===== design.v =====
module MAC (
  input  wire        clk    ,
  input  wire        rst    ,
  input  wire [ 7:0] a_in   ,
  input  wire [ 7:0] w_in   ,
  input  wire [23:0] sum_in ,
  output reg  [23:0] sum_out,
  output wire [ 7:0] a_out  ,
  output wire [ 7:0] w_out
);
  reg [7:0] a_reg, w_reg;
  wire [23:0] sum    ;
  wire [15:0] product;
  assign product = a_reg * w_reg;
  assign sum     = sum_in + product;
  assign a_out   = a_reg;
  assign w_out   = w_reg;
  always @(posedge clk) begin
    a_reg   <= a_in;
    w_reg   <= w_in;
    sum_out <= sum;
  end
endmodule
module Quantization (
  input  wire [23:0] data_in ,
  output wire [ 7:0] data_out
);
  assign data_out = data_in < 255 ? data_in : 255;
endmodule
module Activation (
  input  wire [7:0] data_in ,
  input  wire [7:0] thresh  ,
  output wire [7:0] data_out
);
  assign data_out = data_in < thresh ? 0 : data_in;
endmodule
module Array #(parameter N = 4) (
  input  wire       clk          ,
  input  wire       rst          ,
  input  wire       start        ,
  input  wire [8*N-1:0] a_in    ,
  input  wire [8*N-1:0] w_in    ,
  output wire [8*N-1:0] y_out   ,
  output wire       ready        ,
  output wire       done
);
  wire [ 7:0] mac_a_in   [0:N-1][0:N-1];
  wire [ 7:0] mac_w_in   [0:N-1][0:N-1];
  wire [23:0] mac_sum_in [0:N-1][0:N-1];
  wire [23:0] mac_sum_out[0:N-1][0:N-1];
  wire [ 7:0] mac_a_out  [0:N-1][0:N-1];
  wire [ 7:0] mac_w_out  [0:N-1][0:N-1];
  wire [7:0] quantization[0:N-1];
  wire [7:0] activation  [0:N-1];
  parameter IDLE         = 2'b00;
  parameter LOAD_WEIGHTS = 2'b01;
  parameter COMPUTE      = 2'b10;
  parameter DONE         = 2'b11;
  reg [ 1:0] state, next_state;
  reg [31:0] counter;
  always @(posedge clk or posedge rst) begin
    if (rst) begin
      state <= IDLE;
    end else begin
      state <= next_state;
    end
  end
  always @(*) begin
    case (state)
      IDLE : begin
        next_state <= start ? LOAD_WEIGHTS : IDLE;
      end
      LOAD_WEIGHTS : begin
        next_state <= counter == N-1 ? COMPUTE : LOAD_WEIGHTS;
      end
      COMPUTE : begin
        next_state <= counter == 4*N-1 ? DONE : COMPUTE;
      end
      DONE : begin
        next_state <= IDLE;
      end
      default : next_state <= IDLE;
    endcase
  end
  assign ready = state == IDLE;
  assign done  = state == DONE;
  always @(posedge clk or posedge rst) begin
    if (rst) begin
      counter <= 0;
    end else begin
      if (state == IDLE) begin
        counter <= 0;
      end else begin
        counter <= counter + 1;
      end
    end
  end
  generate
    for (genvar i = 0; i < N; i = i + 1) begin
      for (genvar j = 0; j < N; j = j + 1) begin
        MAC mac_i_j (
          .clk(clk),
          .rst(rst),
          .a_in(mac_a_in[i][j]),
          .w_in(mac_w_in[i][j]),
          .sum_in(mac_sum_in[i][j]),
          .sum_out(mac_sum_out[i][j]),
          .a_out(mac_a_out[i][j]),
          .w_out(mac_w_out[i][j])
        );
        if (j != N-1) begin
          assign mac_a_in[i][j+1] = mac_a_out[i][j];
        end
        if (i != N-1) begin
          assign mac_sum_in[i+1][j] = mac_sum_out[i][j];
        end
        if (i > 0)
          assign mac_w_in[i][j] = state == LOAD_WEIGHTS ? mac_w_out[i-1][j] : mac_w_out[i][j];
      end
      assign mac_sum_in[0][i] = 0;
      assign mac_a_in[i][0]   = a_in[8*i+:8];
      assign mac_w_in[0][i]   = state == LOAD_WEIGHTS ? w_in[8*i+:8] : mac_w_out[0][i];
    end
  endgenerate
  generate
    for (genvar i = 0; i < N; i = i + 1) begin
      Quantization quantization_i (
        .data_in(mac_sum_out[N-1][i]),
        .data_out(quantization[i])
      );
      Activation activation_i (
        .data_in (quantization[i]),
        .thresh  (10             ),
        .data_out(activation[i]  )
      );
      assign y_out[8*i+:8] = activation[i];
    end
  endgenerate
endmodule
module top #(parameter N = 4) (
  input  wire           clk  ,
  input  wire           rst  ,
  input  wire           start,
  input  wire [8*N-1:0] a_in ,
  input  wire [8*N-1:0] w_in ,
  output wire [8*N-1:0] y_out,
  output wire           ready,
  output wire           done
);
  Array #(.N(N)) dut (
    .clk  (clk  ),
    .rst  (rst  ),
    .start(start),
    .a_in (a_in ),
    .w_in (w_in ),
    .y_out(y_out),
    .ready(ready),
    .done (done )
  );
endmodule

===== run.sh =====
#!/bin/bash
# the make line also repeats each setting of config.mk as NAME=value (left out here)
make -C /OpenROAD-flow-scripts/flow DESIGN_CONFIG=/design/flow/config.mk WORK_HOME=/design/flow/orfs CLKGATE_MAP_FILE= finish

===== config.mk =====
export PLATFORM = sky130hd
export DESIGN_NAME = top
export DESIGN_NICKNAME = top
export VERILOG_FILES = /design/flow/design.v
export SDC_FILE = /design/flow/constraint.sdc
export NUM_CORES = 4
export LEC_CHECK = 0
export CAP_MARGIN = 20
export CORE_MARGIN = 2
export CORE_UTILIZATION = 25
export SLEW_MARGIN = 20

===== constraint.sdc =====
create_clock -name core_clock -period 4.76 [get_ports {clk}]
set_input_delay 0.9520 -clock core_clock [delete_from_list [all_inputs] [get_ports {clk}]]
set_output_delay 0.9520 -clock core_clock [all_outputs]
set_load 0.01 [all_outputs]

==> results of run 1 <==
cell type report:
cell class / count / area (sq um)
antenna: 3 / 7.51
clock buffer: 97 / 2100
clock inverter: 39 / 388
fill: 22423 / 153000
inverter: 1376 / 5160
multi-input combinational: 3597 / 35800
sequential: 572 / 12900
tap: 2838 / 3550
timing repair buffer: 160 / 1470
metrics by stage:
step                      TNS, ps  cell area [sq um]  utilization [%]  std cells
after global placement          0              58700             27.4       8530
after floorplan                 0              53900                -       5579
after CTS                       0              61200             28.5       8667
final                           0              61400             28.6       8682
after detailed placement        0              58700             27.4       8531
after global routing        -17.8              61400             28.6       8679
timing repair:
item                                    CTS  global route
endpoints found under the setup margin    0            16
setup buffers                             0            12
gates resized                             0            20
layer usage:
metal / up-vias / GRT usage, % / share of wire, %
li1: 17574 / - / -
met1: 17468 / 14.0 / 49
met2: 416 / 17.6 / 46
met3: 142 / 1.65 / 3.5
met4: 16 / 2.49 / 1.8
met5: - / 0 / 0.080
==> impl_metrics.json, run 1 <==
{
  "ys_seq_share_pct": 24.0,
  "grt-ovfl-total": 0,
  "antenna_left": 0,
  "cts-root-buf": "clkbuf_16",
  "routed-via-count": 35616,
  "numSynthFlops": 572,
  "timing.rr.start": "dut.genblk1[3].genblk1[2].mac_i_j.w_reg[7]",
  "logic_family": "adder cells",
  "path_depth": 13,
  "crit_arrival_ps": 5130,
  "cp_top_family": "adder cells",
  "post_synth_inst_count": 5579,
  "fmax_mhz": 217,
  "first_global_vias": 38590,
  "cp_num_buf_inv": 2,
  "clk_latency_ps": 670,
  "drc_errors": 0,
  "grt_antenna_before_repair": 11,
  "mux_share_pct": 0.0557,
  "path_clk_slew_ps": 60,
  "fin_ws_ps": 154,
  "whs_ps": 355,
  "grt_pass1_wl_um": 191000,
  "top_cells_by_count": "inv_1 (1376), fa_1 (748), and2_1 (645)",
  "ys_sh_adder_pct": 42.0,
  "setup_viol": 0,
  "cts.htree.levels": 3,
  "nets": 7208,
  "ys.flop_type": "dfxtp_1",
  "place_ws_ps": 111,
  "grt_max_degree": 97,
  "area.growth.synth_to_final_pct": 13.8,
  "fp-utilization_pct": 25.1,
  "dp_hpwl_um": 91700,
  "wirelength_um": 112000,
  "finalClockPeriodUsage_pct": 96.8,
  "row_count": 170,
  "synth_cell_types": 80,
  "warning_count": 26,
  "hold_path.startpoint": "dut.genblk1[3].genblk1[2].mac_i_j.a_reg[3]",
  "ys_top_cells_by_area": "fa_1 (28%), dfxtp_1 (15%), ha_1 (14%), inv_1 (9.6%), and2_1 (7.5%)",
  "min_path_cells": 0,
  "slew_headroom_pct": 54.8,
  "final_hold_viol_count": 0,
  "synthArstFlopShare_pct": 6.29,
  "status": "finished clean",
  "synth-edff-count": 128,
  "post-synth-top-area-cell": "fa_1",
  "cpPeakStageDelay_ps": 540,
  "worstHoldEndpoint": "dut.genblk1[3].genblk1[3].mac_i_j.a_reg[3]",
  "ys_chip_area_sq_um": 53900,
  "crit_path_frequent_cell": "fa_1",
  "numCtsBuffers": 73,
  "viasPerCell": 4.10,
  "die_x_um": 468,
  "synth-simple-area-share_pct": 14.9,
  "critical_path_class": "flop to flop",
  "yosysWarnings": 2,
  "max-cap-violations": 0,
  "clock-sinks": 572,
  "die-area_sq_um": 219000,
  "drt-initial-drc-count": 1533,
  "r2r-end": "dut.genblk1[3].genblk1[2].mac_i_j.sum_out[15]",
  "startpoint_type": "flop",
  "postSynthAreaPerCell_sq_um": 9.66,
  "syn_nets": 7007,
  "path_cells": "and2_1 > fa_1 > fa_1 > fa_1 > inv_1 > fa_1 > inv_1 > ha_1 > a21o_1 > or3_1 > o2111ai_2 > a21boi_1 > a311o_1",
  "firstDrtPassIters": 5,
  "syn-cell-area_sq_um": 53900,
  "crit_path_max_fanout": 5,
  "core_sq_um": 214000,
  "avgRoutedWirePerCell_um": 12.9,
  "place_congestion": 0.818,
  "compound_area_share_pct": 6.19,
  "skew_ps": 28.0,
  "die-height_um": 468,
  "period_needed_ps": 4610,
  "yosys-stat-cells": 5579,
  "crit_path_start": "dut.genblk1[3].genblk1[2].mac_i_j.w_reg[7]",
  "xor_share_pct": 3.10,
  "reg2regPathDepth": 13,
  "hp-class": "flop to flop",
  "cts_tree": "done",
  "endpoint_kind": "flop",
  "synth.most_common_cell": "inv_1",
  "worst_pin_slew_ps": 679,
  "cts_hold_repair.buffers": 0,
  "cp_data_required_time_ps": 5280,
  "cts_buffer_depth": 3,
  "crit_end": "dut.genblk1[3].genblk1[2].mac_i_j.sum_out[15]",
  "slowest_stage": "fa_1",
  "top_area_share_pct": 27.8,
  "r2r_slack_ps": 150,
  "port_buffers": 100,
  "io_pins": 101,
  "grt_usage_pct": 10.5,
  "slew_violations": 0
}
==> inputs of run 2 (changes only) <==
CORE_ASPECT_RATIO = 0.71   (was unset)
CORE_UTILIZATION = 72   (was 25)
CTS_CLUSTER_SIZE = 90   (was unset)
SETUP_SLACK_MARGIN = 0.27   (was unset)
clock period = 2.52 ns   (was 4.76 ns; I/O delays follow)
==> run 2 against run 1 <==
Against the previous run: the flow now stops in global routing (5_1_grt); area after synthesis did not move; synthesized cell count is the same; die area shrank 65%.
==> impl_metrics.json, run 2 <==
{
  "status": "did not finish",
  "stop_stage": "global routing (5_1_grt)",
  "error": "[ERROR GRT-0232] Routing congestion too high. Check the congestion heatmap in the GUI.",
  "top_area_share_pct": 27.8,
  "synth.most_common_cell": "inv_1",
  "synth-edff-count": 128,
  "cts_buffer_depth": 3,
  "yosys-stat-cells": 5579,
  "mux_share_pct": 0.0557,
  "logic_family": "adder cells",
  "die-height_um": 235,
  "dp.cells": 7491,
  "syn_nets": 7007,
  "synth-simple-area-share_pct": 14.9,
  "ys_top_cells_by_area": "fa_1 (28%), dfxtp_1 (15%), ha_1 (14%), inv_1 (9.6%), and2_1 (7.5%)",
  "place_congestion": 0.880,
  "ys_chip_area_sq_um": 53900,
  "top_cells_by_count": "inv_1 (1376), fa_1 (748), and2_1 (645)",
  "die-area_sq_um": 77100,
  "core_sq_um": 74100,
  "row_count": 84,
  "synthArstFlopShare_pct": 6.29,
  "io_pins": 101,
  "numSynthFlops": 572,
  "clock-sinks": 572,
  "xor_share_pct": 3.10,
  "numCtsBuffers": 57,
  "ys_sh_adder_pct": 42.0,
  "die_x_um": 329,
  "port_buffers": 100,
  "place_ws_ps": -1970,
  "postSynthAreaPerCell_sq_um": 9.66,
  "grt-ovfl-total": 67,
  "synth_cell_types": 80,
  "cts.htree.levels": 2,
  "syn-cell-area_sq_um": 53900,
  "ys.flop_type": "dfxtp_1",
  "ys_seq_share_pct": 24.0,
  "fp-utilization_pct": 72.8,
  "yosysWarnings": 2,
  "grt_usage_pct": 77.5,
  "dp_hpwl_um": 102000,
  "post_synth_inst_count": 5579,
  "cts-root-buf": "clkbuf_16",
  "post-synth-top-area-cell": "fa_1",
  "compound_area_share_pct": 6.19
}
-- run 2: repair_timing --
| action | in CTS |
|---|---|
| hold buffers | 0 |
| resized | 475 |
| cloned | 0 |
| endpoints found under the setup margin | 272 |
| pin swaps | 353 |
| setup buffers | 162 |
-- run 2: stage by stage --
step	hold WS (ps)	cell area, sq um
3_5_place_dp	427	64600
2_1_floorplan	346	56100
4_1_cts	211	69700
3_3_place_gp	430	64600
-- run 2: layer usage --
metal	track usage, %	GRT overflow
met4	83.4	30
met3	63.0	16
met1	73.6	0
met2	95.1	15
met5	36.0	6
==> inputs of run 3 (changes only) <==
CORE_ASPECT_RATIO = unset   (was 0.71)
CORE_UTILIZATION = 40   (was 72)
CTS_CLUSTER_SIZE = unset   (was 90)
SETUP_SLACK_MARGIN = -0.2   (was 0.27)
clock period = 4.76 ns   (was 2.52 ns; I/O delays follow)
==> run 3 against run 2 <==
Against the previous run: now clean on timing, DRC and antenna; die area rose by 79%; area after synthesis did not move; synthesized cell count did not move.
==> impl_metrics.json, run 3 <==
{
  "cts_hold_repair.buffers": 0,
  "syn_nets": 7007,
  "utilization_pct": 44.8,
  "r2r_slack_ps": 130,
  "timing.rr.start": "dut.genblk1[1].genblk1[1].mac_i_j.a_reg[6]",
  "reg2regPathDepth": 15,
  "cts.htree.levels": 3,
  "critical_path_class": "flop to flop",
  "worst_pin_slew_ps": 711,
  "synth-edff-count": 128,
  "fp-utilization_pct": 40.3,
  "routed-via-count": 35057,
  "first_global_vias": 37330,
  "synth-simple-area-share_pct": 14.9,
  "endpoint_kind": "flop",
  "nets": 7195,
  "fin_ws_ps": 132,
  "area.growth.synth_to_final_pct": 11.1,
  "viasPerCell": 4.62,
  "cts_tree": "done",
  "fmax_mhz": 216,
  "die-area_sq_um": 138000,
  "grt_pass1_wl_um": 182000,
  "grt_max_degree": 95,
  "grt-ovfl-total": 0,
  "skew_ps": 25.2,
  "dp_hpwl_um": 85800,
  "synth_cell_types": 80,
  "hold_path.startpoint": "dut.genblk1[3].genblk1[2].mac_i_j.a_reg[4]",
  "mux_share_pct": 0.0557,
  "max-cap-violations": 0,
  "ys_chip_area_sq_um": 53900,
  "yosysWarnings": 2,
  "die_x_um": 371,
  "die-height_um": 371,
  "slew_violations": 0,
  "wirelength_um": 105000,
  "logic_family": "adder cells",
  "yosys-stat-cells": 5579,
  "drc_errors": 0,
  "finalClockPeriodUsage_pct": 97.2,
  "grt_antenna_before_repair": 1,
  "post_cts_resized": 0,
  "cp_num_buf_inv": 3,
  "path_cells": "nand2_1 > fa_1 > inv_1 > fa_1 > inv_1 > fa_1 > fa_1 > inv_1 > ha_1 > o21a_1 > o31a_1 > or4_1 > a31oi_2 > o21ai_1 > xor2_1",
  "crit_end": "dut.genblk1[1].genblk1[1].mac_i_j.sum_out[15]",
  "cts-root-buf": "clkbuf_16",
  "compound_area_share_pct": 6.19,
  "path_clk_slew_ps": 60,
  "synth.most_common_cell": "inv_1",
  "status": "finished clean",
  "warning_count": 26,
  "crit_arrival_ps": 5150,
  "crit_path_frequent_cell": "fa_1",
  "post_synth_inst_count": 5579,
  "worstHoldEndpoint": "dut.genblk1[3].genblk1[3].mac_i_j.a_reg[4]",
  "place_congestion": 0.817,
  "ys_seq_share_pct": 24.0,
  "clock-sinks": 572,
  "period_needed_ps": 4630,
  "syn-cell-area_sq_um": 53900,
  "slowest_stage": "dfxtp_1",
  "post_cts_buffers": 0,
  "postSynthAreaPerCell_sq_um": 9.66,
  "ys_sh_adder_pct": 42.0,
  "place_ws_ps": 135,
  "top_area_share_pct": 27.8,
  "cp_top_family": "adder cells",
  "synthArstFlopShare_pct": 6.29,
  "path_depth": 15,
  "cp_data_required_time_ps": 5290,
  "slew_headroom_pct": 52.6,
  "antenna_left": 0,
  "ys_top_cells_by_area": "fa_1 (28%), dfxtp_1 (15%), ha_1 (14%), inv_1 (9.6%), and2_1 (7.5%)",
  "ys.flop_type": "dfxtp_1",
  "numSynthFlops": 572,
  "setup_viol": 0,
  "xor_share_pct": 3.10,
  "port_buffers": 100,
  "final_hold_viol_count": 0,
  "core_sq_um": 134000,
  "top_cells_by_count": "inv_1 (1376), fa_1 (748), and2_1 (645)",
  "fillCellCount": 12790,
  "hp-class": "flop to flop",
  "cts_buffer_depth": 3,
  "crit_path_start": "dut.genblk1[1].genblk1[1].mac_i_j.a_reg[6]",
  "crit_path_max_fanout": 9,
  "drt-initial-drc-count": 1449,
  "startpoint_type": "flop",
  "r2r-end": "dut.genblk1[1].genblk1[1].mac_i_j.sum_out[15]",
  "min_path_cells": 0,
  "avgRoutedWirePerCell_um": 13.8,
  "cpPeakStageDelay_ps": 540,
  "clk_latency_ps": 670,
  "row_count": 134,
  "antenna_cells": 0,
  "firstDrtPassIters": 5,
  "grt_usage_pct": 15.9,
  "numCtsBuffers": 73,
  "post-synth-top-area-cell": "fa_1",
  "io_pins": 101
}
==> run 3: area by class of cell <==
cell class	instances	area, sq um	share of cell area [%]
timing repair buffer	147	1370	2.28
inverter	1376	5160	8.62
multi-input combinational	3597	35700	59.6
clock buffer	99	2140	3.57
sequential	572	12900	21.6
clock inverter	36	405	0.677
tap	1768	2210	3.69
==> run 3: per-layer routing <==
metal / GRT usage [%] / part of all wire (%) / routed length, um / up-vias
met5: 0 / 0 / 0 / -
met4: 3.82 / 1.7 / 1790 / 0
met3: 1.96 / 3.2 / 3350 / 112
met2: 26.1 / 45 / 47300 / 422
met1: 22.3 / 50 / 52100 / 16955
li1: - / - / - / 17568
==> run 3: per-stage QoR <==
stage / hold slack [ps] / instance area, sq um / TNS [ps] / instances
floorplan: 329 / 53900 / 0 / 5579
global placement: 410 / 57400 / 0 / 7460
detailed placement: 412 / 57400 / 0 / 7460
CTS: 421 / 59900 / 0 / 7595
global route: 427 / 59900 / -1360 / 7595
finish: 417 / 59900 / 0 / 7595
==> inputs of run 4 (changes only) <==
CORE_UTILIZATION = 72   (was 40)
CTS_CLUSTER_SIZE = 41   (was unset)
PLACE_DENSITY = 0.65   (was unset)
SETUP_SLACK_MARGIN = unset   (was -0.2)
clock period = 4.17 ns   (was 4.76 ns; I/O delays follow)
==> run 4 against run 3 <==
Against the previous run: clock skew increased by 6.8 ps; die area down 44%; setup slack worse by 480 ps; maximum frequency increased by 2.4%; register-to-register slack got worse by 480 ps; cell area grew 11%; the layout now fails its checks (setup timing); final cell count fell by 2.7%; synthesized cell count did not move; via count is 15% higher; highest routed layer unchanged; utilization is 44 points higher; hold slack got worse by 15 ps; largest cell class unchanged.
==> impl_metrics.json, run 4 <==
{
  "status": "finished with violations",
  "violations": "setup timing",
  "slew_violations": 0,
  "placed_area_sq_um": 59700,
  "crit_arrival_ps": 5060,
  "hold_path.startpoint": "dut.genblk1[1].genblk1[2].mac_i_j.a_reg[3]",
  "period_needed_ps": 4520,
  "min_path_cells": 0,
  "path_cells": "and2_4 > fa_1 > fa_1 > fa_1 > inv_2 > fa_1 > inv_2 > ha_4 > a21o_1 > or3_4 > o2111ai_4 > nand2_2 > a221oi_2 > xnor2_1",
  "ys.flop_type": "dfxtp_1",
  "met1_length_um": 53100,
  "cp_num_buf_inv": 2,
  "area.growth.synth_to_final_pct": 23.0,
  "grt_pass1_wl_um": 192000,
  "fillCellCount": 3376,
  "firstDrtPassIters": 5,
  "drc_errors": 0,
  "post-synth-top-area-cell": "fa_1",
  "worst_pin_slew_ps": 638,
  "finalClockPeriodUsage_pct": 108,
  "wl_met2_um": 64800,
  "r2r-end": "dut.genblk1[3].genblk1[2].mac_i_j.sum_out[17]",
  "grt_antenna_before_repair": 0,
  "syn-cell-area_sq_um": 53900,
  "antenna_left": 0,
  "slowest_stage": "fa_1",
  "ys_seq_share_pct": 24.0,
  "reg2regPathDepth": 14,
  "row_count": 100,
  "clk_latency_ps": 630,
  "startpoint_type": "flop",
  "path_clk_slew_ps": 70,
  "cts_hold_repair.buffers": 0,
  "top_area_share_pct": 27.8,
  "slew_headroom_pct": 57.1,
  "grt_usage_pct": 30.0,
  "final_hold_viol_count": 0,
  "first_global_vias": 40983,
  "crit_path_start": "dut.genblk1[3].genblk1[2].mac_i_j.w_reg[7]",
  "die-area_sq_um": 77100,
  "post_synth_inst_count": 5579,
  "place_congestion": 0.876,
  "postSynthAreaPerCell_sq_um": 9.66,
  "cts-root-buf": "clkbuf_16",
  "endpoint_kind": "flop",
  "ys_sh_adder_pct": 42.0,
  "antenna_cells": 0,
  "fmax_mhz": 221,
  "yosysWarnings": 2,
  "fin_ws_ps": -349,
  "numCtsBuffers": 67,
  "syn_nets": 7007,
  "cts.htree.levels": 3,
  "yosys-stat-cells": 5579,
  "io_pins": 101,
  "setup_viol": 45,
  "cts_buffer_depth": 3,
  "crit_path_frequent_cell": "fa_1",
  "synth-edff-count": 128,
  "nets": 7795,
  "max-cap-violations": 0,
  "r2r_slack_ps": -350,
  "path_depth": 14,
  "logic_family": "adder cells",
  "numSynthFlops": 572,
  "worstHoldEndpoint": "dut.genblk1[1].genblk1[3].mac_i_j.a_reg[3]",
  "top_layer": "met4",
  "timing.rr.start": "dut.genblk1[3].genblk1[2].mac_i_j.w_reg[7]",
  "skew_ps": 31.9,
  "avgRoutedWirePerCell_um": 17.2,
  "wirelength_um": 127000,
  "hp-class": "flop to flop",
  "xor_share_pct": 3.10,
  "rsz0062_at_grt": "yes",
  "fp-utilization_pct": 72.5,
  "synthArstFlopShare_pct": 6.29,
  "final.setup.tns_ps": -3740,
  "synth.most_common_cell": "inv_1",
  "warning_count": 31,
  "mux_share_pct": 0.0557,
  "port_buffers": 100,
  "dp_hpwl_um": 87300,
  "clock-sinks": 572,
  "cpPeakStageDelay_ps": 590,
  "compound_area_share_pct": 6.19,
  "cp_top_family": "adder cells",
  "routed-via-count": 40339,
  "grt_max_degree": 53,
  "ys_chip_area_sq_um": 53900,
  "synth_cell_types": 80,
  "critical_path_class": "flop to flop",
  "drt-initial-drc-count": 2682,
  "die-height_um": 278,
  "viasPerCell": 5.46,
  "cp_data_required_time_ps": 4710,
  "utilization_pct": 89.2,
  "grt-ovfl-total": 0,
  "place_ws_ps": -209,
  "top_cells_by_count": "inv_1 (1376), fa_1 (748), and2_1 (645)",
  "die_x_um": 278,
  "ys_top_cells_by_area": "fa_1 (28%), dfxtp_1 (15%), ha_1 (14%), inv_1 (9.6%), and2_1 (7.5%)",
  "cts_tree": "done",
  "crit_path_max_fanout": 5,
  "crit_end": "dut.genblk1[3].genblk1[2].mac_i_j.sum_out[17]",
  "met3RoutedLength_um": 5540,
  "final_cell_area_sq_um": 66300,
  "synth-simple-area-share_pct": 14.9,
  "core_sq_um": 74300
}
==> run 4: final cells by class <==
class | count | area, sq um | area share [%]
inverters | 1376 | 5160 | 7.79
clock inverters | 36 | 408 | 0.615
repair buffers | 753 | 6230 | 9.40
clock buffers | 86 | 1840 | 2.78
multi-input cells | 3597 | 38400 | 58.0
well taps | 969 | 1210 | 1.83
flip-flops and latches | 572 | 13000 | 19.6
==> run 4: repair_timing <==
item,4_1_cts,5_1_grt
endpoints found under the setup margin,68,110
pin swaps,177,385
buffers inserted,76,117
gates cloned,0,0
resized,226,514
==> run 4: through the flow <==
stage          std cells  hold slack [ps]
2_1_floorplan       5579              346
3_3_place_gp        7082              406
3_5_place_dp        7082              407
4_1_cts             7280              423
5_1_grt             7389              397
6_report            7389              402
==> run 4: layer usage <==
metal | GRT usage, % | vias to the layer above
met2 | 52.4 | 1207
met4 | 6.86 | 0
li1 | - | 18762
met3 | 3.34 | 308
met5 | 0 | -
met1 | 40.5 | 20062
==> inputs of run 5 (changes only) <==
CAP_MARGIN = 5   (was 20)
CTS_CLUSTER_SIZE = 24   (was 41)
PLACE_DENSITY = 0.64   (was 0.65)
SETUP_SLACK_MARGIN = 0.54   (was unset)
clock period = 4.25 ns   (was 4.17 ns; I/O delays follow)
==> run 5 against run 4 <==
Against the previous run: utilization down 0.54 points; still fails the layout checks on setup timing; largest cell class unchanged; maximum frequency grew 2.3%; die area did not move; clock skew fell by 6.0 ps; sequential share of layout area increased by 0.091 points.
==> impl_metrics.json, run 5 <==
{
  "status": "finished with violations",
  "violations": "setup timing",
  "place_congestion": 0.871,
  "die_x_um": 278,
  "crit_path_frequent_cell": "fa_1",
  "flop_area_sq_um": 13000,
  "final_hold_viol_count": 0,
  "crit_arrival_ps": 4910,
  "critical_path_class": "flop to flop",
  "final_cells": 7246,
  "core_sq_um": 74300,
  "drc_errors": 0,
  "cp_top_family": "adder cells",
  "slew_violations": 0,
  "post-synth-top-area-cell": "fa_1",
  "ys_top_cells_by_area": "fa_1 (28%), dfxtp_1 (15%), ha_1 (14%), inv_1 (9.6%), and2_1 (7.5%)",
  "cts_tree": "done",
  "cpPeakStageDelay_ps": 550,
  "skew_ps": 26.0,
  "synth.most_common_cell": "inv_1",
  "ys.flop_type": "dfxtp_1",
  "io_pins": 101,
  "timing.rr.start": "dut.genblk1[1].genblk1[1].mac_i_j.w_reg[4]",
  "viasPerCell": 5.54,
  "crit_path_max_fanout": 5,
  "top_area_share_pct": 27.8,
  "syn-cell-area_sq_um": 53900,
  "mux_share_pct": 0.0557,
  "yosys-stat-cells": 5579,
  "cp_data_required_time_ps": 4750,
  "postSynthAreaPerCell_sq_um": 9.66,
  "logic_family": "adder cells",
  "wirelength_um": 131000,
  "placed_area_sq_um": 59100,
  "warning_count": 33,
  "max-cap-violations": 0,
  "yosysWarnings": 2,
  "dp_hpwl_um": 86500,
  "path_depth": 15,
  "fmax_mhz": 226,
  "finalClockPeriodUsage_pct": 104,
  "reg2regPathDepth": 15,
  "die-area_sq_um": 77100,
  "firstDrtPassIters": 6,
  "r2r-end": "dut.genblk1[1].genblk1[1].mac_i_j.sum_out[15]",
  "avgRoutedWirePerCell_um": 18.1,
  "r2r_slack_ps": -170,
  "synth-simple-area-share_pct": 14.9,
  "path_cells": "buf_6 > and2_1 > fa_2 > fa_1 > fa_1 > inv_1 > fa_1 > inv_2 > ha_4 > o21a_1 > o31a_1 > or4_4 > a31oi_4 > o21ai_2 > xor2_1",
  "rsz0062_at_grt": "yes",
  "cts_buffer_depth": 3,
  "endpoint_kind": "flop",
  "post_synth_inst_count": 5579,
  "path_clk_slew_ps": 70,
  "crit_path_start": "dut.genblk1[1].genblk1[1].mac_i_j.w_reg[4]",
  "first_global_vias": 41001,
  "row_count": 100,
  "slew_headroom_pct": 49.1,
  "routed-via-count": 40126,
  "antenna_cells": 0,
  "crit_end": "dut.genblk1[1].genblk1[1].mac_i_j.sum_out[15]",
  "cts_hold_repair.buffers": 0,
  "numCtsBuffers": 66,
  "grt-ovfl-total": 0,
  "grt_usage_pct": 30.9,
  "numSynthFlops": 572,
  "cts-root-buf": "clkbuf_16",
  "worst_pin_slew_ps": 763,
  "ys_sh_adder_pct": 42.0,
  "fillCellCount": 3480,
  "startpoint_type": "flop",
  "fin_ws_ps": -166,
  "min_path_cells": 0,
  "hp-class": "flop to flop",
  "utilization_pct": 88.7,
  "worstHoldEndpoint": "dut.genblk1[0].genblk1[2].mac_i_j.a_reg[2]",
  "top_cells_by_count": "inv_1 (1376), fa_1 (748), and2_1 (645)",
  "fp-utilization_pct": 72.5,
  "port_buffers": 100,
  "xor_share_pct": 3.10,
  "compound_area_share_pct": 6.19,
  "period_needed_ps": 4420,
  "cts.htree.levels": 3,
  "ys_chip_area_sq_um": 53900,
  "nets": 7655,
  "layout.area.comb_sq_um": 39100,
  "clk_latency_ps": 620,
  "slowest_stage": "fa_1",
  "grt_pass1_wl_um": 196000,
  "antenna_left": 0,
  "grt_max_degree": 101,
  "drt-initial-drc-count": 2472,
  "die-height_um": 278,
  "ys_seq_share_pct": 24.0,
  "syn_nets": 7007,
  "synth_cell_types": 80,
  "hold_path.startpoint": "dut.genblk1[0].genblk1[1].mac_i_j.a_reg[2]",
  "area.growth.synth_to_final_pct": 22.2,
  "final_cell_area_sq_um": 65900,
  "cp_num_buf_inv": 3,
  "synth-edff-count": 128,
  "synthArstFlopShare_pct": 6.29,
  "clock-sinks": 572,
  "dp.cells": 6842,
  "setup_viol": 21,
  "grt_antenna_before_repair": 0
}
## run 5: timing repair
action                                  CTS  global route
buffers inserted                        184           102
pin swaps                               318           270
gates resized                           317           342
endpoints found under the setup margin  151           175
## run 5: metrics by stage
stage | TNS [ps] | setup WS, ps | hold slack (ps)
finish | -1710 | -166 | 417
global route | -6370 | -271 | 427
CTS | -102 | -72.7 | 405
detailed placement | -590 | -136 | 392
global placement | -32.8 | -32.8 | 398
floorplan | 0 | 51.0 | 346
## run 5: cell type report
type / count / area share, %
flip-flops and latches: 572 / 19.7
inverters: 1376 / 7.84
repair buffers: 614 / 7.95
clock inverters: 29 / 0.530
multi-input cells: 3597 / 59.3
clock buffers: 89 / 2.82
well taps: 969 / 1.84
## run 5: routing by layer
| metal | vias up | GRT usage, % | wire (um) |
|---|---|---|---|
| met3 | 388 | 3.45 | 5930 |
| met4 | 0 | 7.58 | 4120 |
| met1 | 19937 | 41.0 | 54100 |
| met2 | 1329 | 54.6 | 67000 |
| li1 | 18472 | - | - |
| met5 | - | 0 | 0 |
==> inputs of run 6 (changes only) <==
CAP_MARGIN = 20   (was 5)
CORE_UTILIZATION = 40   (was 72)
CTS_CLUSTER_SIZE = unset   (was 24)
GPL_ROUTABILITY_DRIVEN = 0   (was unset)
HOLD_SLACK_MARGIN = 0.21   (was unset)
PLACE_DENSITY = unset   (was 0.64)
SETUP_SLACK_MARGIN = unset   (was 0.54)
SLEW_MARGIN = 25   (was 20)
clock period = 5.0 ns   (was 4.25 ns; I/O delays follow)
==> run 6 against run 5 <==
Against the previous run: now clean on timing, DRC and antenna; critical path depth is 2 lower; largest cell class unchanged; synthesized cell count stayed put; hold slack better by 12 ps; critical endpoint is now dut.genblk1[1].genblk1[2].mac_i_j.sum_out[14].
==> impl_metrics.json, run 6 <==
{
  "antenna_left": 0,
  "post-synth-top-area-cell": "fa_1",
  "die-height_um": 371,
  "dp.cells": 7433,
  "nets": 7168,
  "hp-class": "flop to flop",
  "yosys-stat-cells": 5579,
  "drc_errors": 0,
  "min_path_cells": 0,
  "ys.flop_type": "dfxtp_1",
  "yosysWarnings": 2,
  "antenna_cells": 0,
  "crit_end": "dut.genblk1[1].genblk1[2].mac_i_j.sum_out[14]",
  "crit_path_frequent_cell": "fa_1",
  "final_hold_viol_count": 0,
  "clock-sinks": 572,
  "final_cells": 7569,
  "hold_path.startpoint": "dut.genblk1[1].genblk1[2].mac_i_j.a_reg[3]",
  "cp_data_required_time_ps": 5600,
  "firstDrtPassIters": 5,
  "grt_pass1_wl_um": 183000,
  "reg2regPathDepth": 13,
  "fp-utilization_pct": 40.3,
  "rsz0062_at_grt": "no",
  "final.setup.tns_ps": 0,
  "critical_path_class": "flop to flop",
  "period_needed_ps": 4720,
  "numSynthFlops": 572,
  "port_buffers": 100,
  "crit_arrival_ps": 5310,
  "path_clk_slew_ps": 60,
  "slew_violations": 0,
  "endpoint_kind": "flop",
  "compound_area_share_pct": 6.19,
  "logic_family": "adder cells",
  "numCtsBuffers": 73,
  "ys_top_cells_by_area": "fa_1 (28%), dfxtp_1 (15%), ha_1 (14%), inv_1 (9.6%), and2_1 (7.5%)",
  "die_x_um": 371,
  "xor_share_pct": 3.10,
  "fmax_mhz": 212,
  "slowest_stage": "fa_1",
  "r2r-end": "dut.genblk1[1].genblk1[2].mac_i_j.sum_out[14]",
  "slew_headroom_pct": 32.1,
  "synth-simple-area-share_pct": 14.9,
  "viasPerCell": 4.64,
  "routed-via-count": 35152,
  "synth_cell_types": 80,
  "die-area_sq_um": 138000,
  "syn-cell-area_sq_um": 53900,
  "cp_num_buf_inv": 2,
  "flop_area_sq_um": 12900,
  "post_cts_buffers": 0,
  "warning_count": 28,
  "grt-ovfl-total": 0,
  "area.growth.synth_to_final_pct": 10.7,
  "whs_ps": 429,
  "row_count": 134,
  "fin_ws_ps": 284,
  "io_pins": 101,
  "skew_ps": 31.6,
  "cts.htree.levels": 3,
  "dp_hpwl_um": 85400,
  "postSynthAreaPerCell_sq_um": 9.66,
  "grt_max_degree": 131,
  "grt_usage_pct": 16.0,
  "ys_sh_adder_pct": 42.0,
  "path_depth": 13,
  "mux_share_pct": 0.0557,
  "core_sq_um": 134000,
  "syn_nets": 7007,
  "status": "finished clean",
  "fillCellCount": 12761,
  "first_global_vias": 37580,
  "max-cap-violations": 0,
  "ys_seq_share_pct": 24.0,
  "cp_top_family": "adder cells",
  "top_area_share_pct": 27.8,
  "startpoint_type": "flop",
  "synth.most_common_cell": "inv_1",
  "cts_hold_repair.buffers": 0,
  "top_cells_by_count": "inv_1 (1376), fa_1 (748), and2_1 (645)",
  "worstHoldEndpoint": "dut.genblk1[1].genblk1[3].mac_i_j.a_reg[3]",
  "r2r_slack_ps": 280,
  "crit_path_max_fanout": 9,
  "grt_antenna_before_repair": 1,
  "cts_tree": "done",
  "ys_chip_area_sq_um": 53900,
  "worst_pin_slew_ps": 1020,
  "post_synth_inst_count": 5579,
  "synthArstFlopShare_pct": 6.29,
  "cts_buffer_depth": 3,
  "path_cells": "and2_1 > fa_1 > fa_1 > fa_1 > inv_1 > fa_1 > inv_1 > ha_1 > a2111o_1 > o21ai_1 > o21ai_1 > or4_1 > nand4_1",
  "wirelength_um": 105000,
  "timing.rr.start": "dut.genblk1[1].genblk1[2].mac_i_j.w_reg[7]",
  "synth-edff-count": 128,
  "cts-root-buf": "clkbuf_16",
  "avgRoutedWirePerCell_um": 13.8,
  "finalClockPeriodUsage_pct": 94.3,
  "cpPeakStageDelay_ps": 560,
  "setup_viol": 0,
  "place_ws_ps": 317,
  "crit_path_start": "dut.genblk1[1].genblk1[2].mac_i_j.w_reg[7]",
  "drt-initial-drc-count": 1399,
  "layout.area.comb_sq_um": 35700,
  "clk_latency_ps": 680,
  "post_cts_resized": 0
}
-- run 6: final cells by class --
type / instances / share of cell area [%]
Clock buffer: 101 / 3.53
Timing Repair Buffer: 120 / 1.95
Clock inverter: 35 / 0.690
Inverter: 1376 / 8.66
Tap cell: 1768 / 3.71
Sequential cell: 572 / 21.6
Multi-Input combinational cell: 3597 / 59.8
-- run 6: through the flow --
step	util, %	area [sq um]
floorplan	-	53900
global placement	42.8	57200
detailed placement	42.8	57200
CTS	44.7	59700
global route	44.7	59700
finish	44.7	59700
-- run 6: layer usage --
metal	track usage, %	wire length (um)
met5	0	0
met3	2.02	3270
met2	26.4	47500
met4	4.18	1890
met1	22.3	52100
==> inputs of run 7 (changes only) <==
ABC_AREA = 1   (was unset)
CORE_UTILIZATION = 71   (was 40)
CTS_CLUSTER_DIAMETER = 228   (was unset)
CTS_CLUSTER_SIZE = 15   (was unset)
GPL_TIMING_DRIVEN = 1   (was unset)
HOLD_SLACK_MARGIN = unset   (was 0.21)
MAX_ROUTING_LAYER = met4   (was unset)
PLACE_DENSITY_LB_ADDON = 0.09   (was unset)
SETUP_SLACK_MARGIN = 0.59   (was unset)
SLEW_MARGIN = 20   (was 25)
clock period = 4.17 ns   (was 5.0 ns; I/O delays follow)
==> run 7 against run 6 <==
Against the previous run: cell area increased by 15%; sequential share of layout area down 2.6 points; clock-buffer cell count shrank 26; register-to-register slack lost 160 ps; die area shrank 40%; critical endpoint unchanged; final cell count increased by 16%; setup slack worse by 160 ps; highest routed layer unchanged; critical path depth down 1; utilization rose by 41 points; still clean on timing, DRC and antenna.
==> impl_metrics.json, run 7 <==
{
  "top_area_share_pct": 26.1,
  "dp_hpwl_um": 93300,
  "worst_pin_slew_ps": 611,
  "finalClockPeriodUsage_pct": 97.0,
  "compound_area_share_pct": 3.37,
  "antenna_left": 0,
  "cpPeakStageDelay_ps": 600,
  "die_x_um": 288,
  "cts-root-buf": "clkbuf_16",
  "cp_data_required_time_ps": 4690,
  "wirelength_um": 142000,
  "crit_path_max_fanout": 8,
  "post_synth_inst_count": 7297,
  "synth-edff-count": 128,
  "synth_cell_types": 36,
  "die-area_sq_um": 83100,
  "flop_area_sq_um": 13100,
  "fillCellCount": 4135,
  "hp-class": "flop to flop",
  "cts_tree": "done",
  "numCtsBuffers": 44,
  "slew_violations": 0,
  "crit_path_start": "dut.genblk1[1].genblk1[2].mac_i_j.w_reg[6]",
  "timing.rr.start": "dut.genblk1[1].genblk1[2].mac_i_j.w_reg[6]",
  "final.setup.tns_ps": 0,
  "area.growth.synth_to_final_pct": 19.5,
  "mux_share_pct": 0,
  "yosysWarnings": 2,
  "endpoint_kind": "flop",
  "grt_pass1_wl_um": 221000,
  "reg2regPathDepth": 12,
  "grt_antenna_before_repair": 0,
  "post-synth-top-area-cell": "fa_1",
  "first_global_vias": 47618,
  "ys_top_cells_by_area": "fa_1 (26%), inv_1 (15%), dfxtp_1 (14%), ha_1 (13%), nand2_1 (12%)",
  "grt_usage_pct": 33.4,
  "final_hold_viol_count": 0,
  "logic_family": "adder cells",
  "numSynthFlops": 572,
  "worstHoldEndpoint": "dut.genblk1[3].genblk1[2].mac_i_j.a_reg[4]",
  "synth.most_common_cell": "inv_1",
  "synthArstFlopShare_pct": 6.29,
  "min_path_cells": 0,
  "synth-simple-area-share_pct": 16.4,
  "fmax_mhz": 247,
  "period_needed_ps": 4040,
  "firstDrtPassIters": 9,
  "path_cells": "nand2_1 > fa_1 > fa_1 > fa_1 > fa_1 > inv_1 > ha_4 > nand2_2 > nor2_1 > nand3_1 > nand4_1 > nand2_1",
  "rsz0062_at_grt": "yes",
  "critical_path_class": "flop to flop",
  "syn-cell-area_sq_um": 57400,
  "grt_max_degree": 69,
  "crit_path_frequent_cell": "fa_1",
  "ys_seq_share_pct": 22.5,
  "top_cells_by_count": "inv_1 (2259), nand2_1 (1821), fa_1 (748)",
  "grt-ovfl-total": 0,
  "syn_nets": 8725,
  "r2r_slack_ps": 130,
  "slew_headroom_pct": 59.3,
  "nets": 9130,
  "cp_num_buf_inv": 1,
  "crit_arrival_ps": 4560,
  "clock-sinks": 572,
  "cts.htree.levels": 2,
  "path_depth": 12,
  "slowest_stage": "fa_1",
  "startpoint_type": "flop",
  "warning_count": 29,
  "setup_viol": 0,
  "avgRoutedWirePerCell_um": 16.1,
  "max-cap-violations": 0,
  "ys_chip_area_sq_um": 57400,
  "clk_latency_ps": 630,
  "fp-utilization_pct": 71.5,
  "crit_end": "dut.genblk1[1].genblk1[2].mac_i_j.sum_out[14]",
  "skew_ps": 34.2,
  "cts_hold_repair.buffers": 0,
  "core_sq_um": 80300,
  "cp_top_family": "adder cells",
  "status": "finished clean",
  "row_count": 104,
  "layout.area.comb_sq_um": 39200,
  "ys_sh_adder_pct": 39.4,
  "viasPerCell": 5.29,
  "utilization_pct": 85.5,
  "cts_buffer_depth": 3,
  "r2r-end": "dut.genblk1[1].genblk1[2].mac_i_j.sum_out[14]",
  "io_pins": 101,
  "postSynthAreaPerCell_sq_um": 7.87,
  "path_clk_slew_ps": 80,
  "drc_errors": 0,
  "drt-initial-drc-count": 3346,
  "xor_share_pct": 1.79,
  "ys.flop_type": "dfxtp_1",
  "port_buffers": 100,
  "antenna_cells": 0,
  "routed-via-count": 46530,
  "hold_path.startpoint": "dut.genblk1[3].genblk1[1].mac_i_j.a_reg[4]",
  "yosys-stat-cells": 7297,
  "die-height_um": 288
}
==> run 7: final cells by class <==
type,count,area share [%]
multi-input combinational,4205,57.1
sequential,572,19.0
inverter,2261,12.4
timing repair buffer,618,7.73
tap,1060,1.93
clock buffer,75,1.81
clock inverter,3,0.0492
==> run 7: timing repair <==
item | in CTS | in global routing
resized | 733 | 299
endpoints found under the setup margin | 168 | 179
pin swaps | 499 | 297
setup buffers | 383 | 104
==> run 7: layer usage <==
metal	track usage [%]	part of all wire, %	vias up
met1	41.2	40	22419
met5	-	0	-
met2	58.1	51	1904
li1	-	-	21716
met3	3.68	6.0	491
met4	9.56	3.6	0
==> run 7: through the flow <==
stage,cells,setup WS [ps],hold slack [ps],cell area (sq um)
6_report,8794,126,432,68600
5_1_grt,8794,14.9,437,68600
4_1_cts,8690,301,427,66800
3_5_place_dp,8229,113,445,60200
3_3_place_gp,8229,235,444,60200
2_1_floorplan,7297,510,326,59300
==> inputs of run 8 (changes only) <==
ABC_AREA = unset   (was 1)
CORE_UTILIZATION = 70   (was 71)
CTS_CLUSTER_DIAMETER = unset   (was 228)
CTS_CLUSTER_SIZE = unset   (was 15)
GPL_ROUTABILITY_DRIVEN = unset   (was 0)
GPL_TIMING_DRIVEN = unset   (was 1)
MAX_ROUTING_LAYER = unset   (was met4)
PLACE_DENSITY_LB_ADDON = unset   (was 0.09)
SETUP_SLACK_MARGIN = unset   (was 0.59)
clock period = 4.25 ns   (was 4.17 ns; I/O delays follow)
==> run 8 against run 7 <==
Against the previous run: the layout now fails its checks (setup timing); clock-buffer cell count increased by 6; area after synthesis fell by 6.1%; via count down 17%; critical endpoint unchanged; routed wire length fell by 18%; synthesized cell count down 24%; highest routed layer unchanged.
==> impl_metrics.json, run 8 <==
{
  "status": "finished with violations",
  "violations": "setup timing",
  "row_count": 101,
  "place_congestion": 0.863,
  "die_x_um": 282,
  "hold_path.startpoint": "dut.genblk1[2].genblk1[0].mac_i_j.a_reg[6]",
  "antenna_cells": 0,
  "fp-utilization_pct": 70.9,
  "wirelength_um": 116000,
  "synth-simple-area-share_pct": 14.9,
  "max-cap-violations": 0,
  "final_hold_viol_count": 0,
  "firstDrtPassIters": 8,
  "reg2regPathDepth": 14,
  "area.growth.synth_to_final_pct": 20.5,
  "final_cell_area_sq_um": 65000,
  "clk_latency_ps": 630,
  "crit_path_frequent_cell": "fa_1",
  "fmax_mhz": 228,
  "cp_top_family": "adder cells",
  "crit_path_start": "dut.genblk1[1].genblk1[2].mac_i_j.w_reg[5]",
  "cts_hold_repair.buffers": 0,
  "rsz0062_at_grt": "yes",
  "port_buffers": 100,
  "ys_top_cells_by_area": "fa_1 (28%), dfxtp_1 (15%), ha_1 (14%), inv_1 (9.6%), and2_1 (7.5%)",
  "cts_buffer_depth": 3,
  "path_cells": "buf_4 > and2_4 > fa_1 > fa_1 > fa_1 > inv_2 > fa_1 > inv_2 > ha_4 > a2111o_1 > o21ai_2 > o21ai_2 > or4_1 > nand4_1",
  "core_sq_um": 76100,
  "numCtsBuffers": 67,
  "met2_usage_pct": 48.2,
  "first_global_vias": 39316,
  "cp_data_required_time_ps": 4790,
  "warning_count": 31,
  "top_area_share_pct": 27.8,
  "use_met1_pct": 39.0,
  "whs_ps": 418,
  "cp_num_buf_inv": 3,
  "syn_nets": 7007,
  "hp-class": "flop to flop",
  "timing.rr.start": "dut.genblk1[1].genblk1[2].mac_i_j.w_reg[5]",
  "finalClockPeriodUsage_pct": 103,
  "yosys-stat-cells": 5579,
  "drt-initial-drc-count": 2097,
  "slowest_stage": "fa_1",
  "grt_usage_pct": 28.3,
  "place_ws_ps": -108,
  "synth_cell_types": 80,
  "yosysWarnings": 2,
  "mux_share_pct": 0.0557,
  "path_clk_slew_ps": 60,
  "cpPeakStageDelay_ps": 570,
  "skew_ps": 32.3,
  "cts_tree": "done",
  "post_synth_inst_count": 5579,
  "path_depth": 14,
  "setup_viol": 19,
  "utilization_pct": 85.4,
  "ys_seq_share_pct": 24.0,
  "busiest_layer": "met2",
  "antenna_left": 0,
  "r2r_slack_ps": -140,
  "grt_max_degree": 69,
  "post-synth-top-area-cell": "fa_1",
  "postSynthAreaPerCell_sq_um": 9.66,
  "top_cells_by_count": "inv_1 (1376), fa_1 (748), and2_1 (645)",
  "drc_errors": 0,
  "viasPerCell": 5.24,
  "fillCellCount": 4211,
  "synth-edff-count": 128,
  "ys_sh_adder_pct": 42.0,
  "slew_violations": 0,
  "numSynthFlops": 572,
  "cts.htree.levels": 3,
  "grt-ovfl-total": 0,
  "r2r-end": "dut.genblk1[1].genblk1[2].mac_i_j.sum_out[14]",
  "endpoint_kind": "flop",
  "crit_arrival_ps": 4930,
  "xor_share_pct": 3.10,
  "clock-sinks": 572,
  "min_path_cells": 0,
  "cts-root-buf": "clkbuf_16",
  "placed_area_sq_um": 58900,
  "compound_area_share_pct": 6.19,
  "worst_pin_slew_ps": 1020,
  "worstHoldEndpoint": "dut.genblk1[2].genblk1[1].mac_i_j.a_reg[6]",
  "die-height_um": 282,
  "grt_pass1_wl_um": 185000,
  "final.setup.tns_ps": -794,
  "logic_family": "adder cells",
  "crit_end": "dut.genblk1[1].genblk1[2].mac_i_j.sum_out[14]",
  "routed-via-count": 38537,
  "ys_chip_area_sq_um": 53900,
  "fin_ws_ps": -139,
  "crit_path_max_fanout": 3,
  "synth.most_common_cell": "inv_1",
  "synthArstFlopShare_pct": 6.29,
  "io_pins": 101,
  "slew_headroom_pct": 31.9,
  "grt_antenna_before_repair": 0,
  "nets": 7693,
  "die-area_sq_um": 79200,
  "syn-cell-area_sq_um": 53900,
  "use_met3_pct": 3.29,
  "critical_path_class": "flop to flop",
  "dp_hpwl_um": 85000,
  "avgRoutedWirePerCell_um": 15.8,
  "startpoint_type": "flop",
  "ys.flop_type": "dfxtp_1",
  "period_needed_ps": 4390
}
-- run 8: cell type report --
| type | instances | area, sq um | area share, % |
|---|---|---|---|
| clock buffer | 81 | 1840 | 2.84 |
| clock inverter | 43 | 474 | 0.730 |
| inverter | 1376 | 5160 | 7.95 |
| multi-input combinational | 3597 | 37800 | 58.1 |
| sequential | 572 | 13000 | 20.0 |
| tap | 1030 | 1290 | 1.98 |
| timing repair buffer | 651 | 5450 | 8.38 |
-- run 8: what timing repair did --
action | in CTS | in global routing
setup endpoints to repair | 40 | 99
buffers inserted | 77 | 114
pin swaps | 94 | 257
resized | 132 | 453
-- run 8: routing by layer --
layer,wire [um],vias to the layer above
met5,0,-
met3,4070,188
met4,2370,0
met1,51800,19038
li1,-,18543
met2,58100,768
-- run 8: metrics by stage --
stage          cells
2_1_floorplan   5579
3_3_place_gp    7040
3_5_place_dp    7040
4_1_cts         7240
5_1_grt         7350
6_report        7350
==> inputs of run 9 (changes only) <==
CORE_UTILIZATION = 72   (was 70)
CTS_CLUSTER_SIZE = 42   (was unset)
PLACE_DENSITY = 0.65   (was unset)
clock period = 4.07 ns   (was 4.25 ns; I/O delays follow)
==> run 9 against run 8 <==
Against the previous run: the layout still fails its checks (setup timing); die area down 2.7%; global-route usage is 3.8 points higher; clock skew shrank 3.0 ps; non-clock buffer count rose by 256; synthesized cell count unchanged; via count grew 16%; setup slack got worse by 330 ps; flip-flop count unchanged; critical endpoint is now dut.genblk1[1].genblk1[0].mac_i_j.sum_out[15].
==> impl_metrics.json, run 9 <==
{
  "path_cells": "nand2_1 > fa_1 > fa_1 > inv_1 > fa_1 > inv_2 > fa_1 > inv_2 > ha_4 > o21a_1 > o31a_1 > nor2b_4 > o31ai_4 > o41ai_2 > xnor2_1",
  "endpoint_kind": "flop",
  "reg2regPathDepth": 15,
  "period_needed_ps": 4530,
  "cts_buffer_depth": 3,
  "status": "finished with violations",
  "crit_arrival_ps": 5030,
  "compound_area_share_pct": 6.19,
  "dp_hpwl_um": 88800,
  "cpPeakStageDelay_ps": 600,
  "placed_area_sq_um": 60700,
  "synth-simple-area-share_pct": 14.9,
  "numSynthFlops": 572,
  "setup_viol": 103,
  "worst_pin_slew_ps": 693,
  "slowest_stage": "fa_1",
  "nets": 7949,
  "clock-sinks": 572,
  "warning_count": 31,
  "crit_path_frequent_cell": "fa_1",
  "top_cells_by_count": "inv_1 (1376), fa_1 (748), and2_1 (645)",
  "critical_path_class": "flop to flop",
  "routed-via-count": 44538,
  "wirelength_um": 158000,
  "ys_chip_area_sq_um": 53900,
  "r2r_slack_ps": -460,
  "path_depth": 15,
  "final.setup.tns_ps": -20980,
  "r2r-end": "dut.genblk1[1].genblk1[0].mac_i_j.sum_out[15]",
  "slew_violations": 0,
  "cts_tree": "done",
  "clk_latency_ps": 650,
  "io_pins": 101,
  "top_area_share_pct": 27.8,
  "firstDrtPassIters": 6,
  "logic_family": "adder cells",
  "port_buffers": 100,
  "syn_nets": 7007,
  "max-cap-violations": 0,
  "grt_usage_pct": 32.1,
  "final_cell_area_sq_um": 68400,
  "ys.flop_type": "dfxtp_1",
  "die-area_sq_um": 77100,
  "first_global_vias": 43436,
  "synth-edff-count": 128,
  "fillCellCount": 2718,
  "place_ws_ps": -348,
  "skew_ps": 29.3,
  "crit_path_max_fanout": 7,
  "die_x_um": 278,
  "cts-root-buf": "clkbuf_16",
  "viasPerCell": 5.90,
  "synth_cell_types": 80,
  "cts.htree.levels": 3,
  "grt-ovfl-total": 0,
  "min_path_cells": 0,
  "postSynthAreaPerCell_sq_um": 9.66,
  "timing.rr.start": "dut.genblk1[1].genblk1[0].mac_i_j.w_reg[4]",
  "crit_end": "dut.genblk1[1].genblk1[0].mac_i_j.sum_out[15]",
  "drc_errors": 0,
  "violations": "setup timing",
  "final_hold_viol_count": 0,
  "row_count": 100,
  "startpoint_type": "flop",
  "ys_sh_adder_pct": 42.0,
  "antenna_cells": 0,
  "grt_max_degree": 54,
  "fin_ws_ps": -465,
  "post-synth-top-area-cell": "fa_1",
  "path_clk_slew_ps": 60,
  "grt_pass1_wl_um": 205000,
  "post_synth_inst_count": 5579,
  "fmax_mhz": 221,
  "antenna_left": 0,
  "avgRoutedWirePerCell_um": 20.9,
  "fp-utilization_pct": 72.5,
  "numCtsBuffers": 67,
  "syn-cell-area_sq_um": 53900,
  "cp_num_buf_inv": 3,
  "area.growth.synth_to_final_pct": 26.9,
  "synth.most_common_cell": "inv_1",
  "cts_hold_repair.buffers": 0,
  "rsz0062_at_grt": "yes",
  "cp_data_required_time_ps": 4570,
  "hold_path.startpoint": "dut.genblk1[0].genblk1[0].mac_i_j.a_reg[1]",
  "crit_path_start": "dut.genblk1[1].genblk1[0].mac_i_j.w_reg[4]",
  "place_congestion": 0.875,
  "yosysWarnings": 2,
  "slew_headroom_pct": 53.4,
  "worstHoldEndpoint": "dut.genblk1[0].genblk1[1].mac_i_j.a_reg[1]",
  "hp-class": "flop to flop",
  "cp_top_family": "adder cells",
  "drt-initial-drc-count": 3693,
  "grt_antenna_before_repair": 1,
  "ys_top_cells_by_area": "fa_1 (28%), dfxtp_1 (15%), ha_1 (14%), inv_1 (9.6%), and2_1 (7.5%)",
  "synthArstFlopShare_pct": 6.29,
  "mux_share_pct": 0.0557,
  "core_sq_um": 74300,
  "whs_ps": 416,
  "ys_seq_share_pct": 24.0,
  "die-height_um": 278,
  "yosys-stat-cells": 5579,
  "finalClockPeriodUsage_pct": 111,
  "xor_share_pct": 3.10
}
-- run 9: repair_timing --
| item | CTS | global route |
|---|---|---|
| pin swaps | 266 | 421 |
| gates cloned | 0 | 0 |
| gates resized | 358 | 592 |
| setup buffers | 111 | 141 |
| setup endpoints to repair | 90 | 128 |
-- run 9: final cells by class --
class                      count  area [sq um]  area share, %
timing repair buffer         907          7540           11.0
clock inverter                31           373          0.545
multi-input combinational   3597         39100           57.2
sequential                   572         13000           19.0
inverter                    1376          5160           7.55
clock buffer                  92          1970           2.88
tap                          969          1210           1.77
-- run 9: layer usage --
| metal | up-vias | GRT usage [%] | routed length (um) |
|---|---|---|---|
| met2 | 2653 | 57.4 | 79500 |
| met3 | 1006 | 3.32 | 10800 |
| met4 | 2 | 10.0 | 10600 |
| met5 | - | 0 | 14 |
| li1 | 19060 | - | - |
| met1 | 21817 | 41.3 | 57100 |
-- run 9: stage by stage --
| stage | std cells | utilization [%] |
|---|---|---|
| 3_3_place_gp | 7192 | 81.6 |
| 5_1_grt | 7544 | 92.0 |
| 6_report | 7544 | 92.0 |
| 2_1_floorplan | 5579 | - |
| 3_5_place_dp | 7192 | 81.6 |
| 4_1_cts | 7423 | 87.8 |
==> inputs of run 10 (changes only) <==
CORE_UTILIZATION = 70   (was 72)
CTS_CLUSTER_SIZE = 90   (was 42)
PLACE_DENSITY = unset   (was 0.65)
clock period = 2.52 ns   (was 4.07 ns; I/O delays follow)
==> run 10 against run 9 <==
Against the previous run: still fails the layout checks on setup timing; final cell count is 4.2% higher; via count is 3.7% higher; synthesized cell count stayed put; clock skew is 8.3 ps lower; first-iteration DRC count is 9.0% higher; clock-buffer cell count stayed put; largest cell class unchanged.
==> impl_metrics.json, run 10 <==
{
  "ys_top_cells_by_area": "fa_1 (28%), dfxtp_1 (15%), ha_1 (14%), inv_1 (9.6%), and2_1 (7.5%)",
  "synth.most_common_cell": "inv_1",
  "grt-ovfl-total": 0,
  "slew_headroom_pct": 43.2,
  "row_count": 101,
  "top_area_share_pct": 27.8,
  "post_synth_inst_count": 5579,
  "io_pins": 101,
  "ys_sh_adder_pct": 42.0,
  "rsz0062_at_grt": "yes",
  "synth_cell_types": 80,
  "area.growth.synth_to_final_pct": 31.9,
  "syn-cell-area_sq_um": 53900,
  "synth-edff-count": 128,
  "cts.htree.levels": 3,
  "die_x_um": 282,
  "first_global_vias": 46038,
  "fp-utilization_pct": 70.9,
  "slew_violations": 0,
  "cts_tree": "done",
  "yosys-stat-cells": 5579,
  "r2r-end": "dut.genblk1[2].genblk1[2].mac_i_j.sum_out[17]",
  "dp.cells": 7538,
  "cts_hold_repair.buffers": 0,
  "use_met3_pct": 4.54,
  "warning_count": 31,
  "post-synth-top-area-cell": "fa_1",
  "r2r_slack_ps": -1980,
  "xor_share_pct": 3.10,
  "fin_ws_ps": -1980,
  "die-area_sq_um": 79200,
  "antenna_left": 0,
  "numCtsBuffers": 67,
  "grt_pass1_wl_um": 224000,
  "period_needed_ps": 4500,
  "logic_family": "adder cells",
  "mux_share_pct": 0.0557,
  "antenna_cells": 0,
  "utilization_pct": 93.4,
  "cp_data_required_time_ps": 3060,
  "worst_pin_slew_ps": 852,
  "path_depth": 18,
  "clk_latency_ps": 640,
  "path_cells": "buf_4 > buf_4 > buf_4 > nand2_1 > fa_1 > inv_1 > ha_1 > fa_1 > inv_2 > fa_1 > inv_2 > ha_4 > a21o_1 > a21oi_2 > o21ai_1 > a31o_1 > a21oi_2 > xnor2_2",
  "synthArstFlopShare_pct": 6.29,
  "cpPeakStageDelay_ps": 570,
  "grt_max_degree": 46,
  "cp_top_family": "adder cells",
  "cts_buffer_depth": 3,
  "final_cells": 7859,
  "fillCellCount": 2478,
  "ys.flop_type": "dfxtp_1",
  "routed-via-count": 46179,
  "crit_end": "dut.genblk1[2].genblk1[2].mac_i_j.sum_out[17]",
  "flop_area_sq_um": 13000,
  "ys_chip_area_sq_um": 53900,
  "viasPerCell": 5.88,
  "finalClockPeriodUsage_pct": 179,
  "final_cell_area_sq_um": 71100,
  "violations": "setup timing",
  "drt-initial-drc-count": 4024,
  "endpoint_kind": "flop",
  "clock-sinks": 572,
  "crit_arrival_ps": 5040,
  "grt_usage_pct": 35.2,
  "nets": 8202,
  "top_cells_by_count": "inv_1 (1376), fa_1 (748), and2_1 (645)",
  "crit_path_start": "dut.genblk1[2].genblk1[2].mac_i_j.w_reg[6]",
  "skew_ps": 21.0,
  "grt_antenna_before_repair": 0,
  "cp_num_buf_inv": 6,
  "port_buffers": 100,
  "timing.rr.start": "dut.genblk1[2].genblk1[2].mac_i_j.w_reg[6]",
  "die-height_um": 282,
  "setup_viol": 260,
  "avgRoutedWirePerCell_um": 21.5,
  "core_sq_um": 76100,
  "wirelength_um": 169000,
  "fmax_mhz": 222,
  "compound_area_share_pct": 6.19,
  "syn_nets": 7007,
  "critical_path_class": "flop to flop",
  "postSynthAreaPerCell_sq_um": 9.66,
  "numSynthFlops": 572,
  "max-cap-violations": 0,
  "layout.area.comb_sq_um": 39800,
  "cts-root-buf": "clkbuf_16",
  "crit_path_max_fanout": 5,
  "status": "finished with violations",
  "path_clk_slew_ps": 60,
  "use_met1_pct": 43.0,
  "hp-class": "primary input to asynchronous set/reset pin",
  "reg2regPathDepth": 18,
  "synth-simple-area-share_pct": 14.9,
  "dp_hpwl_um": 96100,
  "firstDrtPassIters": 8,
  "startpoint_type": "flop",
  "place_congestion": 0.880,
  "slowest_stage": "fa_1",
  "yosysWarnings": 2,
  "final_hold_viol_count": 0,
  "place_ws_ps": -1850,
  "ys_seq_share_pct": 24.0,
  "drc_errors": 0,
  "busiest_layer": "met2",
  "met2_usage_pct": 63.8,
  "placed_area_sq_um": 64600
}
[run 10: stage by stage]
stage               TNS (ps)  hold WS (ps)
global placement     -265060           437
CTS                  -287800           240
detailed placement   -279900           453
global route         -349400           268
finish               -323770           235
floorplan            -215410           346
[run 10: repair_timing]
action / 4_1_cts / 5_1_grt
buffers inserted: 122 / 100
endpoints found under the setup margin: 260 / 261
pin swaps: 296 / 251
resized: 340 / 379
[run 10: routing by layer]
| metal | vias to the layer above | share of wire (%) |
|---|---|---|
| li1 | 19566 | - |
| met1 | 22606 | 36 |
| met2 | 2884 | 50 |
| met3 | 1123 | 7.2 |
| met4 | 0 | 7.1 |
| met5 | - | 0 |
[run 10: cell type report]
class | count | share of cell area (%)
well taps | 1030 | 1.81
clock buffers | 92 | 2.77
clock inverters | 32 | 0.412
flip-flops and latches | 572 | 18.3
repair buffers | 1160 | 13.4
multi-input cells | 3597 | 56.0
inverters | 1376 | 7.27
